juniper:
==> flow/design.v (excerpt) <==
module BreakoutControl(clk_50, strt, rst, L, R, tick, color, pix_x, pix_y, ball_x, ball_y, pad_x, bricks, win, lose);
For scale: roughly 2000 cells after synthesis, about 240 flip-flops, ~74 I/O pins.
clock: 6.76 ns
lec_check: 0
cap_margin: 20
core_margin: 2
core_utilization: 58
cts_cluster_size: 41
setup_slack_margin: 1.86
slew_margin: 20
tns_end_percent: 5
run.sh (not shown) runs the stock make flow with config.mk's settings and CLKGATE_MAP_FILE=.
juniper: done, clean on timing, DRC and antenna
Edits applied to the flow inputs when going from juniper to cedar:
- CTS_CLUSTER_SIZE removed (was 41)
- CORE_UTILIZATION changed from 58 to 40
- ABC_AREA newly set to 0
- CAP_MARGIN changed from 20 to 30
- SLEW_MARGIN changed from 20 to 15
- SETUP_SLACK_MARGIN removed (was 1.86)
- the clock period (ns, I/O delays scaled along) changed from 6.76 to 10.0
==> comparison <==
- Start point of the critical path: ball.ballx[2] -> juniper, ball.ballx[1] -> cedar
- | layout-stage area growth over the synthesis result | lower: juniper |
- Peak per-stage delay on the critical path delta (cedar -> juniper): insignificant
- Changes observed in cedar relative to juniper: number of buffer and inverter instances along the worst setup path went down, total length of routed wires went up.
- juniper -> cedar: count of plain and timing-repair buffers in the layout increased by more than 10%
- cedar vs juniper — met2 layer wire length in the routed design rose about 7%.
--- input diff cedar..willow ---
- a change of CORE_UTILIZATION from 40 to 54
- a change of CAP_MARGIN from 30 to 20
- a deleted ABC_AREA that had been 0
- a change of SLEW_MARGIN from 15 to 20
- a deleted TNS_END_PERCENT that had been 5
- a change of the clock period (ns, I/O delays scaled along) from 10.0 to 4.75
--- outcome ---
willow was carried through to the last stage, and its layout satisfied the timing, DRC and antenna checks. Per the comparison of willow with cedar, via count of the first global-routing pass went down by 51, number of non-clock buffers went up by 24, global-route usage went up by 7.4 points, share of the clock period used by the worst path after layout went up by 46 points. willow vs cedar: number of violations reported at the end of detailed-routing iteration 0 up slightly. Critical path startpoint = ball.bally[1]: willow; critical path startpoint = ball.ballx[1]: cedar. Clock-buffer cell count in willow is 3 lower than in cedar.
Here is what was changed in the inputs of fjord compared with willow.
- CORE_UTILIZATION: 54 -> 68
- the clock period (ns, I/O delays scaled along): 4.75 -> 6.76
Findings:
The run showing the smaller combinational power is fjord.
The endpoint arrival time on the critical path of fjord exceeds that of willow by 80 ps.
Cmp willow and fjord / multi-input gate share of total cell area / lower: willow
For willow, the slowest cell on the critical path was sky130_fd_sc_hd__a2111oi_1, unlike fjord, where it was sky130_fd_sc_hd__dfrtp_1.
Edits applied to the flow inputs when going from fjord to umber:
- CORE_UTILIZATION: 68 -> 64
- the clock period (ns, I/O delays scaled along): 6.76 -> 4.99
Findings:
Worst setup slack was lower in umber than in fjord. umber vs fjord: peak ir drop on the vdd network up in umber. In the flow results for umber and fjord, the global-route wire length before repair is larger on umber. Between umber and fjord, it is umber whose area growth from synthesis to layout is higher, by 1.8 points. Delta (umber minus fjord): overall power after layout went up; wire length went up; maximum frequency went up; cell total after placement went up; detailed-route via count went up.

* * *

trial 62:
BreakoutControl again, from the RTL that the note above started with.
Settings: LEC_CHECK=0, ABC_AREA=1, CAP_MARGIN=20, CORE_ASPECT_RATIO=1.9, CORE_MARGIN=2, CORE_UTILIZATION=55, GPL_TIMING_DRIVEN=1, MAX_ROUTING_LAYER=met4, MIN_ROUTING_LAYER=met1, PLACE_DENSITY_LB_ADDON=0.13, SETUP_SLACK_MARGIN=0.26, SLEW_MARGIN=25; clock period 5.16 ns.
Trial 62 finished end to end and its layout was clean on timing, DRC and antenna.
Changes in trial 20 relative to trial 62:
- SETUP_SLACK_MARGIN removed (was 0.26)
- CORE_ASPECT_RATIO removed (was 1.9)
- SLEW_MARGIN changed from 25 to 20
- CORE_UTILIZATION changed from 55 to 40
- TNS_END_PERCENT newly set to 30
- GPL_TIMING_DRIVEN removed (was 1)
- MIN_ROUTING_LAYER removed (was met1)
- MAX_ROUTING_LAYER removed (was met4)
- PLACE_DENSITY_LB_ADDON removed (was 0.13)
- the clock period (ns, I/O delays scaled along) changed from 5.16 to 4.69
Results
Summary of the comparison: wire length after detailed routing is lower in trial 20, relative to trial 62.
In the flow results for trial 62 and trial 20, the worst setup slack is smaller on trial 20.
Total number of vias went down by a few percent going from trial 62 to trial 20.
Global-route usage ended up 13 points lower on trial 20 than on trial 62.
Row height of the die: trial 20 lower / trial 62 higher
Trial 62 -> trial 20: count of clock-buffer cells in the layout increased by more than a quarter
Compared to trial 62, trial 20 has relative contribution of combinational cells to total power 2.1 points lower.

* * *

Setup of north:
Starting RTL as in the previous note.
==> flow/config.mk <==
export PLATFORM = sky130hd
export DESIGN_NAME = BreakoutControl
export DESIGN_NICKNAME = BreakoutControl
export VERILOG_FILES = /design/flow/design.v
export SDC_FILE = /design/flow/constraint.sdc
export NUM_CORES = 4
export LEC_CHECK = 0
export ABC_AREA = 0
export CAP_MARGIN = 25
export CORE_ASPECT_RATIO = 0.5
export CORE_MARGIN = 4
export CORE_UTILIZATION = 32
export CTS_CLUSTER_DIAMETER = 50
export CTS_CLUSTER_SIZE = 45
export GPL_ROUTABILITY_DRIVEN = 0
export GPL_TIMING_DRIVEN = 0
export SETUP_SLACK_MARGIN = 1.56
export SLEW_MARGIN = 20
export TNS_END_PERCENT = 45
==> flow/constraint.sdc <==
create_clock -name core_clock -period 7.34 [get_ports {clk_50}]
set_input_delay 1.4680 -clock core_clock [delete_from_list [all_inputs] [get_ports {clk_50}]]
set_output_delay 1.4680 -clock core_clock [all_outputs]
set_load 0.01 [all_outputs]
north reached the final stage; the timing, DRC and antenna checks on its layout passed.
[inputs] south vs north
# north
export LEC_CHECK = 0
export ABC_AREA = 0
export CAP_MARGIN = 25
export CORE_ASPECT_RATIO = 0.5
export CORE_MARGIN = 4
export CORE_UTILIZATION = 32
export CTS_CLUSTER_DIAMETER = 50
export CTS_CLUSTER_SIZE = 45
export GPL_ROUTABILITY_DRIVEN = 0
export GPL_TIMING_DRIVEN = 0
export SETUP_SLACK_MARGIN = 1.56
export SLEW_MARGIN = 20
export TNS_END_PERCENT = 45
create_clock -name core_clock -period 7.34 [get_ports {clk_50}]
# south
export LEC_CHECK = 0
export CAP_MARGIN = 20
export CORE_MARGIN = 2
export CORE_UTILIZATION = 72
export CTS_CLUSTER_DIAMETER = 30
export CTS_CLUSTER_SIZE = 26
export SLEW_MARGIN = 20
create_clock -name core_clock -period 3.4 [get_ports {clk_50}]
==> comparison <==
south: all stages done; final checks FAILED (setup timing).
Total power of south is higher than that of north.
Instance count after placement with tap cells included (south over north): decrease, 381
The clock-cell share of area reported for south is greater than that of north by 3.5 points.
Input changes introduced in east (baseline for comparison: south):
# south
export LEC_CHECK = 0
export CAP_MARGIN = 20
export CORE_MARGIN = 2
export CORE_UTILIZATION = 72
export CTS_CLUSTER_DIAMETER = 30
export CTS_CLUSTER_SIZE = 26
export SLEW_MARGIN = 20
create_clock -name core_clock -period 3.4 [get_ports {clk_50}]
# east
export LEC_CHECK = 0
export ABC_AREA = 1
export CAP_MARGIN = 20
export CORE_MARGIN = 2
export CORE_UTILIZATION = 72
export CTS_CLUSTER_DIAMETER = 62
export CTS_CLUSTER_SIZE = 14
export PLACE_DENSITY_LB_ADDON = 0.26
export SLEW_MARGIN = 20
create_clock -name core_clock -period 2.64 [get_ports {clk_50}]
Notes after the runs:
Going from south to east, largest net degree at the start of global routing has decreased, clock group share of total power saw a decrease, worst-skew pair later-pin latency went down by 0.03 ns, combinational gate power went up by 38%, wire length of the first global-routing pass moved up.
Startpoint of the worst setup timing path = pad.padx[6]: south; startpoint of the worst setup timing path = pad.padx[0]: east
Number of non-clock inverters (east / south): 3.4
Clock skew: east < south
Layout checks on east: not met. Flow itself completed; violations: setup timing.
Min clock network area share across east and south: east
Relative to south, global routing usage summed across all routing layers has gone down in east.
The run showing the smaller synthesized cell count is south.
As far as combined flip-flop and latch cell area is concerned, south and east perform about the same.
Inputs modified between east and west:
# east
export LEC_CHECK = 0
export ABC_AREA = 1
export CAP_MARGIN = 20
export CORE_MARGIN = 2
export CORE_UTILIZATION = 72
export CTS_CLUSTER_DIAMETER = 62
export CTS_CLUSTER_SIZE = 14
export PLACE_DENSITY_LB_ADDON = 0.26
export SLEW_MARGIN = 20
create_clock -name core_clock -period 2.64 [get_ports {clk_50}]
# west
export LEC_CHECK = 0
export ABC_AREA = 1
export CAP_MARGIN = 20
export CORE_MARGIN = 2
export CORE_UTILIZATION = 40
export SLEW_MARGIN = 15
create_clock -name core_clock -period 10.0 [get_ports {clk_50}]
### Flow results
The leakage component of the power in west is 0.896 times that in east.
As far as summed standard-cell area reported by yosys goes, west and east are indistinguishable; the numbers are identical.
Run comparison: east class of the worst hold path in2reg; west class of the worst hold path reg2reg
east completed end to end; final checks failed (setup timing).
west: no failed stages, no open violations at the end
Comparing west and east, the higher setup slack was measured on west.
east reports its source of the critical timing path as pad.padx[0] while west reports ball.ballx[7].
The inputs of middle differ from those of west as listed below.
# west
export LEC_CHECK = 0
export ABC_AREA = 1
export CAP_MARGIN = 20
export CORE_MARGIN = 2
export CORE_UTILIZATION = 40
export SLEW_MARGIN = 15
create_clock -name core_clock -period 10.0 [get_ports {clk_50}]
# middle
export LEC_CHECK = 0
export ABC_AREA = 1
export CAP_MARGIN = 20
export CORE_ASPECT_RATIO = 1.42
export CORE_MARGIN = 2
export CORE_UTILIZATION = 72
export CTS_CLUSTER_DIAMETER = 366
export CTS_CLUSTER_SIZE = 10
export SLEW_MARGIN = 20
export TNS_END_PERCENT = 5
create_clock -name core_clock -period 2.64 [get_ports {clk_50}]
middle completed end to end; final checks failed (setup timing).
Going from west to middle, worst hold slack shrinks by 0.056 ns.
Comparing middle and west, initial antenna violation count is higher on middle.
Any difference in number of logic gates between middle and west is small enough to ignore.
Power figures rest on the tool's default switching activity, not on a simulated workload.
